==> flow/design.v <==
module avg(input clk, input [7:0]p1, input [7:0]p2, output reg [7:0]pout);
wire [7:0] outp;
assign outp = {1'b0 , p1[7:1]} + {1'b0 , p2[7:1]};
always@(posedge clk)
begin
	pout <= outp;
end 
endmodule
module subtract(input clk, input [7:0]p1, input [7:0]p2, output reg [7:0]pout);
wire [8:0] diff = {1'b0, p1} - {1'b0, p2};
wire [7:0] mag = diff[8] ? (8'd0 - diff[7:0]) : diff[7:0];
always@(posedge clk)
begin
	pout <= mag/2;
end 
endmodule
module wavelet_1d (clk ,pixel ,pix_out);
input clk ;
input [63:0] pixel ;
output reg [63:0] pix_out;
wire [63:0]pix_out_inter;
wire [63:0] out_illusion ;
genvar i;
	generate 
		for(i=0;i<4;i=i+1) 
		begin : name
			avg u0 (clk,pixel[16*i+7:16*i], pixel[16*i+15:16*i+8],out_illusion[8*i+7:8*i]);
			subtract u1 (clk,pixel[16*i+7:16*i], pixel[16*i+15:16*i+8],out_illusion[8*i+39:8*i+32]);
		end
	endgenerate 
	assign pix_out_inter = {out_illusion[31:0],out_illusion[63:32]};
always@(posedge clk)
	begin
		pix_out <= pix_out_inter;
	end
endmodule
module wavelet_2d (clk ,pixel_out1, pixel_out2 ,pixelcol_out1,pixelcol_out2,dwt_valid);
input clk ;
input [63:0] pixel_out1, pixel_out2 ;
output reg [63:0] pixelcol_out1,pixelcol_out2;
output reg dwt_valid;
wire [63:0]pixelcol1_inter,pixelcol2_inter;
wire [63:0] out_illusion20 ;
wire [63:0] out_illusion21;
genvar j;
	generate 
		for(j=0;j<8;j=j+1) 
		begin : name
			avg u0 (clk,pixel_out1[8*j+7:8*j], pixel_out2[8*j+7:8*j],out_illusion20[8*j+7:8*j]);
			subtract u1 (clk,pixel_out2[8*j+7:8*j], pixel_out1[8*j+7:8*j], out_illusion21[8*j+7:8*j]);
		end
	endgenerate 
	assign pixelcol1_inter = out_illusion20;
	assign pixelcol2_inter = out_illusion21;
always@(posedge clk)
	begin
		pixelcol_out1 <= pixelcol1_inter;
		pixelcol_out2 <= pixelcol2_inter;
	   dwt_valid <= 1'b1;
	end
endmodule
module DWT(clk, inp1,inp2,inp3,inp4,inp5,inp6,inp7,inp8, outp1,outp2,outp3,outp4,outp5,outp6,outp7,outp8,dwt_valid);
input clk;
input [63:0]inp1,inp2,inp3,inp4,inp5,inp6,inp7,inp8;
output [63:0] outp1,outp2,outp3,outp4,outp5,outp6,outp7,outp8;
output dwt_valid;
wire [63:0] inp_1d [7:0];
wire [63:0] out_1d [7:0];
wire dwt_valid1, dwt_valid2, dwt_valid3, dwt_valid4;
assign inp_1d [0] = inp1;
assign inp_1d [1] = inp2;
assign inp_1d [2] = inp3;
assign inp_1d [3] = inp4;
assign inp_1d [4] = inp5;
assign inp_1d [5] = inp6;
assign inp_1d [6] = inp7;
assign inp_1d [7] = inp8;
genvar j;
	generate 
		for(j=0;j<8;j=j+1) 
		begin : name
			wavelet_1d u0(clk,inp_1d[j],out_1d[j]);
		end
	endgenerate 
wavelet_2d x1 (clk, out_1d[0],out_1d[1],outp1,outp5,dwt_valid1);
wavelet_2d x2 (clk, out_1d[2],out_1d[3],outp2,outp6,dwt_valid2);
wavelet_2d x3 (clk, out_1d[4],out_1d[5],outp3,outp7,dwt_valid3);
wavelet_2d x4 (clk, out_1d[6],out_1d[7],outp4,outp8,dwt_valid4);
assign dwt_valid = dwt_valid1 && dwt_valid2 && dwt_valid3 && dwt_valid4;
endmodule
clock: 2.44 ns
lec_check: 0
abc_area: 1
cap_margin: 20
core_aspect_ratio: 1.32
core_margin: 2
core_utilization: 69
setup_slack_margin: -0.13
slew_margin: 20
run.sh (not shown) runs the stock make flow with config.mk's settings and CLKGATE_MAP_FILE=.
The baseline completed, yet does not pass: negative setup slack.
Rerun with:
Settings changed: ABC_AREA 1 to not set, CORE_ASPECT_RATIO 1.32 to not set, CORE_UTILIZATION 69 to 70, CTS_CLUSTER_SIZE set to 36, SETUP_SLACK_MARGIN -0.13 to 0.68.
Clock period 2.44 ns to 2.29 ns, I/O delays scaled along.
Result: The new run failed in global routing (5_1_grt). Die area drops by about 9%. Area after synthesis drops by 8.2%. Synthesized cell count drops by about 26%.

// DWT: RTL as listed in full above, without the edits since
clock: 2.29 ns
lec_check: 0
cap_margin: 20
core_margin: 2
core_utilization: 72
cts_cluster_size: 36
setup_slack_margin: 0.68
slew_margin: 20
The baseline died in clock tree synthesis.
Next try:
- CORE_UTILIZATION: 72 -> 40
- CTS_CLUSTER_SIZE: 36 -> default
- SETUP_SLACK_MARGIN: 0.68 -> 0.43
- SLEW_MARGIN: 20 -> 5
- clock period: 2.29 -> 4.5 ns (I/O delays scaled with it)
The changed run completed without violations.
Synthesized cell count does not change.
Die area rose by 79%.
Synthesized area does not change.

## run A
RTL: the design.v shown in full above, as it stands there.
==> flow/config.mk <==
export PLATFORM = sky130hd
export DESIGN_NAME = DWT
export DESIGN_NICKNAME = DWT
export VERILOG_FILES = /design/flow/design.v
export SDC_FILE = /design/flow/constraint.sdc
export NUM_CORES = 4
export LEC_CHECK = 0
export CAP_MARGIN = 20
export CORE_MARGIN = 2
export CORE_UTILIZATION = 63
export CTS_CLUSTER_SIZE = 37
export SLEW_MARGIN = 20
==> flow/constraint.sdc <==
create_clock -name core_clock -period 2.22 [get_ports {clk}]
set_input_delay 0.4440 -clock core_clock [delete_from_list [all_inputs] [get_ports {clk}]]
set_output_delay 0.4440 -clock core_clock [all_outputs]
set_load 0.01 [all_outputs]
STATUS run=run A STAGES=ALL_DONE FINAL_CHECKS=FAILED CAUSE=setup timing
The following lists how run B was set up differently from run A:
Settings: CTS_CLUSTER_SIZE removed (was 37); PLACE_DENSITY newly set to 0.57; SLEW_MARGIN changed from 20 to 10; the clock period (ns, I/O delays scaled along) changed from 2.22 to 1.54.
## What came out
- Status: run B FAILED at global routing (tool error)
- As far as starting utilization of the core area is concerned, run B and run A perform about the same.
- Diff run B..run A | die area | unchanged
- Diff run A -> run B | instance count after placement with tap cells included | increase of about 7%
- In the flow results for run B and run A, the number of buffers added for setup after CTS is larger on run B.
--- input diff run B..run C ---
Settings: a change of CORE_UTILIZATION from 63 to 67; a deleted PLACE_DENSITY that had been 0.57; a change of SLEW_MARGIN from 10 to 20; a change of the clock period (ns, I/O delays scaled along) from 1.54 to 2.78.
[summary]
Run C -> run B: tally of unique sky130hd cells used after synthesis delta 0, exact match. Summary — worst slack at placement, run C relative to run B: higher, by 1.01 ns. Run C and run B ended up with roughly the same synthesized cell count. As far as xor/xnor share of the synthesized area goes, run C and run B are indistinguishable; the numbers are identical. Run C finished every step from synthesis to the final layout, and the layout passed the timing, DRC and antenna checks. Run C against run B: number of cell rows went down by 4, fraction of the core area occupied by cells at floorplan increased 4.1 points, total of cells resized after clock tree synthesis now smaller. Compared to run B, run C has horizontal die dimension about 3% lower. For the floorplan die height, run C came in about 3% lower than run B did.

Setup of P:
Starts from the design.v that is shown in full above.
Settings: LEC_CHECK=0, CAP_MARGIN=20, CORE_MARGIN=2, CORE_UTILIZATION=67, CTS_CLUSTER_SIZE=37, HOLD_SLACK_MARGIN=0.27, SETUP_SLACK_MARGIN=0.59, SLEW_MARGIN=20; clock period 2.22 ns.
The flow ended early for P: it failed with a tool error in global routing.
Input changes introduced in Q (baseline for comparison: P):
Settings: a deleted HOLD_SLACK_MARGIN that had been 0.27; a change of SETUP_SLACK_MARGIN from 0.59 to 0.68; a change of CORE_UTILIZATION from 67 to 72; a change of CTS_CLUSTER_SIZE from 37 to 39; a change of the clock period (ns, I/O delays scaled along) from 2.22 to 2.29.
Results
Q terminated abnormally: clock tree synthesis reported DPL-0033.
Side by side, die outline height turned out lower in Q than in P.
Summary of Q over P: basic-gate share of the synthesized area counting and, or, nand and nor cells did not really move, number of instances in the synthesized netlist neither gained nor lost much.
Going from P to Q, async set-or-reset flop fraction in the synthesized netlist barely changed, die outline width saw a decrease, pre-CTS setup slack now sits higher.

RTL: the design.v shown in full above, as it stands there.
Settings: LEC_CHECK=0, CAP_MARGIN=20, CORE_MARGIN=2, CORE_UTILIZATION=40, SLEW_MARGIN=20; clock period 2.78 ns.
Then changed:
clock period = 4.5 ns   (was 2.78 ns; I/O delays follow)
=>
- first-iteration DRC count goes down by about 10%
- synthesized cell count does not change
- power decreases by 38%
Then changed:
CORE_UTILIZATION = 70   (was 40)
CTS_CLUSTER_SIZE = 37   (was unset)
SETUP_SLACK_MARGIN = 0.68   (was unset)
clock period = 2.29 ns   (was 4.5 ns; I/O delays follow)
With this change the flow did not get past global routing (5_1_grt), error GRT-0232. Die size is lower by 43%. Synthesized area does not change. Synthesized cell count is unchanged.
Then changed:
ABC_AREA = 1   (was unset)
CORE_UTILIZATION = 69   (was 70)
CTS_CLUSTER_SIZE = unset   (was 37)
SETUP_SLACK_MARGIN = unset   (was 0.68)
clock period = 2.97 ns   (was 2.29 ns; I/O delays follow)
=>
- The changed run completed without violations
- die size grows by about 10%
- area after synthesis went up by about 9%
- synthesized cell count rises by 35%
Then changed:
ABC_AREA = unset   (was 1)
CORE_UTILIZATION = 67   (was 69)
CTS_CLUSTER_SIZE = 37   (was unset)
HOLD_SLACK_MARGIN = 0.27   (was unset)
clock period = 2.22 ns   (was 2.97 ns; I/O delays follow)
The new run finished with setup timing left. Power went up by about 50%. Routed wire length went up by about 7%. Clock power went up by 38%. Sequential power went up by 36%. Global-route usage went down by 0.59 points. Cell area went up by about 3.2%. Synthesized cell count went down by about 26%.

// DWT: RTL as listed in full above, without the edits since
clock: 2.43 ns
lec_check: 0
cap_margin: 20
core_margin: 2
core_utilization: 70
cts_cluster_size: 37
hold_slack_margin: 0.27
slew_margin: 20
The baseline finished but failed the layout checks on negative setup slack.
Next try:
Settings changed: CTS_CLUSTER_SIZE 37 to 14, HOLD_SLACK_MARGIN 0.27 to not set, SETUP_SLACK_MARGIN set to 0.13, SLEW_MARGIN 20 to 10.
Clock period 2.43 ns to 2.47 ns, I/O delays scaled along.
The new run produced a layout that fails on negative setup slack.
Worst setup slack gains 0.10 ns.
Synthesized cell count does not change.
Global-route usage is higher by 0.11 points.
Total power goes down by 0.79%.
Die size is unchanged.
Clock-buffer cell count falls by 3.
Register-to-register slack improves by 0.10 ns.
Wire length is higher by 5.8%.
Via count came out higher by 2.4%.

Setup of xenon:
// DWT: RTL as listed in full above, without the edits since
make LEC_CHECK=0 CAP_MARGIN=20 CORE_MARGIN=2 CORE_UTILIZATION=64 MAX_ROUTING_LAYER=met4 PLACE_DENSITY=0.57 SLEW_MARGIN=10 TNS_END_PERCENT=5 finish   # period 5.08 ns
### xenon -> indigo
# xenon
export LEC_CHECK = 0
export CAP_MARGIN = 20
export CORE_MARGIN = 2
export CORE_UTILIZATION = 64
export MAX_ROUTING_LAYER = met4
export PLACE_DENSITY = 0.57
export SLEW_MARGIN = 10
export TNS_END_PERCENT = 5
create_clock -name core_clock -period 5.08 [get_ports {clk}]
# indigo
export LEC_CHECK = 0
export CAP_MARGIN = 20
export CORE_MARGIN = 6
export CORE_UTILIZATION = 63
export MAX_ROUTING_LAYER = met4
export PLACE_DENSITY = 0.57
export SLEW_MARGIN = 10
create_clock -name core_clock -period 4.14 [get_ports {clk}]
[summary]
Compared with xenon, indigo shows a higher power dissipated in the clock network. Row met1 wire length: indigo higher / xenon lower. NOTE overall routed net length xenon->indigo decreased slightly. indigo ends up with a worst hold slack that is 7.3 ps lower than in xenon. Reported for xenon and indigo, remaining number of nets flagged by the antenna check after routing turned out identical to the last digit. indigo -> xenon: inverter count delta 0, exact match. indigo vs xenon — total of clock buffers placed in the layout rose 1. Cmp xenon and indigo / clock power share / lower: indigo. Relative to xenon, share of the cycle needed by the critical path after routing increased by 9.2 points in indigo. indigo reached the end of the flow, and the finished layout is clean on the timing, DRC and antenna checks. Critical path's largest stage delay (lower): xenon. indigo leaves less setup margin than xenon.
diff inputs: indigo => harbor
# indigo
export LEC_CHECK = 0
export CAP_MARGIN = 20
export CORE_MARGIN = 6
export CORE_UTILIZATION = 63
export MAX_ROUTING_LAYER = met4
export PLACE_DENSITY = 0.57
export SLEW_MARGIN = 10
create_clock -name core_clock -period 4.14 [get_ports {clk}]
# harbor
export LEC_CHECK = 0
export CAP_MARGIN = 20
export CORE_MARGIN = 2
export CORE_UTILIZATION = 58
export SLEW_MARGIN = 20
create_clock -name core_clock -period 2.29 [get_ports {clk}]
Findings:
Ran to the end and failed final checks on setup timing: harbor. Global-route usage in harbor is 1.5 points lower than in indigo. harbor vs. indigo: part of the power in combinational logic picked up an extra 2.5 points, power in the clock group rose by about 80%, clock network contribution to total cell area shows a reduction of 0.63 points, final wirelength has increased. harbor vs indigo — sequential power climbed by more than half. For the combinational share of cell area, harbor came in 2.2 points lower than indigo did. harbor against indigo; number of buffers added by the clock tree synthesis step is up slightly.

AL:
Starts from the design.v that is shown in full above.
make LEC_CHECK=0 CAP_MARGIN=20 CORE_MARGIN=2 CORE_UTILIZATION=72 CTS_CLUSTER_DIAMETER=32 CTS_CLUSTER_SIZE=14 PLACE_DENSITY=0.35 SETUP_SLACK_MARGIN=-0.14 SLEW_MARGIN=10 finish   # period 2.33 ns
Seen in the log of AL: GRT-0116 during global routing, after which the run never completed.
For MS, these inputs were changed with respect to AL:
Settings: CTS_CLUSTER_DIAMETER: 32 -> unset; PLACE_DENSITY: 0.35 -> 0.57; SETUP_SLACK_MARGIN: -0.14 -> 0.64; CORE_UTILIZATION: 72 -> 63; the clock period (ns, I/O delays scaled along): 2.33 -> 2.47.
[summary]
The final report for MS shows a completed flow and a layout that fails verification, specifically negative setup slack.
Delta (MS minus AL): number of H-tree levels decreased 1; count of library flops with an enable pin essentially unchanged; number of placement rows increased 8; die size increased 14%.
Comparing MS against AL, there is no change at all in mux cell area share after synthesis.
Chip width grows by a few percent when moving from AL to MS.
| routability congestion estimate from global placement | higher: AL |

// DWT: RTL as listed in full above, without the edits since
==> flow/config.mk <==
export PLATFORM = sky130hd
export DESIGN_NAME = DWT
export DESIGN_NICKNAME = DWT
export VERILOG_FILES = /design/flow/design.v
export SDC_FILE = /design/flow/constraint.sdc
export NUM_CORES = 4
export LEC_CHECK = 0
export CAP_MARGIN = 20
export CORE_MARGIN = 2
export CORE_UTILIZATION = 66
export MAX_ROUTING_LAYER = met4
export PLACE_DENSITY = 0.57
export SETUP_SLACK_MARGIN = 1.32
export SLEW_MARGIN = 10
export TNS_END_PERCENT = 5
==> flow/constraint.sdc <==
create_clock -name core_clock -period 5.08 [get_ports {clk}]
set_input_delay 1.0160 -clock core_clock [delete_from_list [all_inputs] [get_ports {clk}]]
set_output_delay 1.0160 -clock core_clock [all_outputs]
set_load 0.01 [all_outputs]
The starting point went through all stages and came out clean.
Change:
Settings changed: CORE_UTILIZATION 66 to 69, CTS_CLUSTER_DIAMETER set to 354, CTS_CLUSTER_SIZE set to 14, MAX_ROUTING_LAYER met4 to unset, PLACE_DENSITY 0.57 to unset, SETUP_SLACK_MARGIN 1.32 to -0.14, TNS_END_PERCENT 5 to unset.
Clock period 5.08 ns to 2.33 ns, I/O delays scaled along.
What happened: Now the flow finished but fails on setup timing; clock skew came out lower by 0.0063 ns; critical path depth is unchanged; first-iteration DRC count went up by about 44%; design area rises by 4.9%; combinational power went up by 150%; setup slack loses 2.1 ns; core utilization grows by 8.0 points; global-route usage goes up by 6.4 points; total power is higher by about 120%.
Power figures rest on the tool's default switching activity, not on a simulated workload.
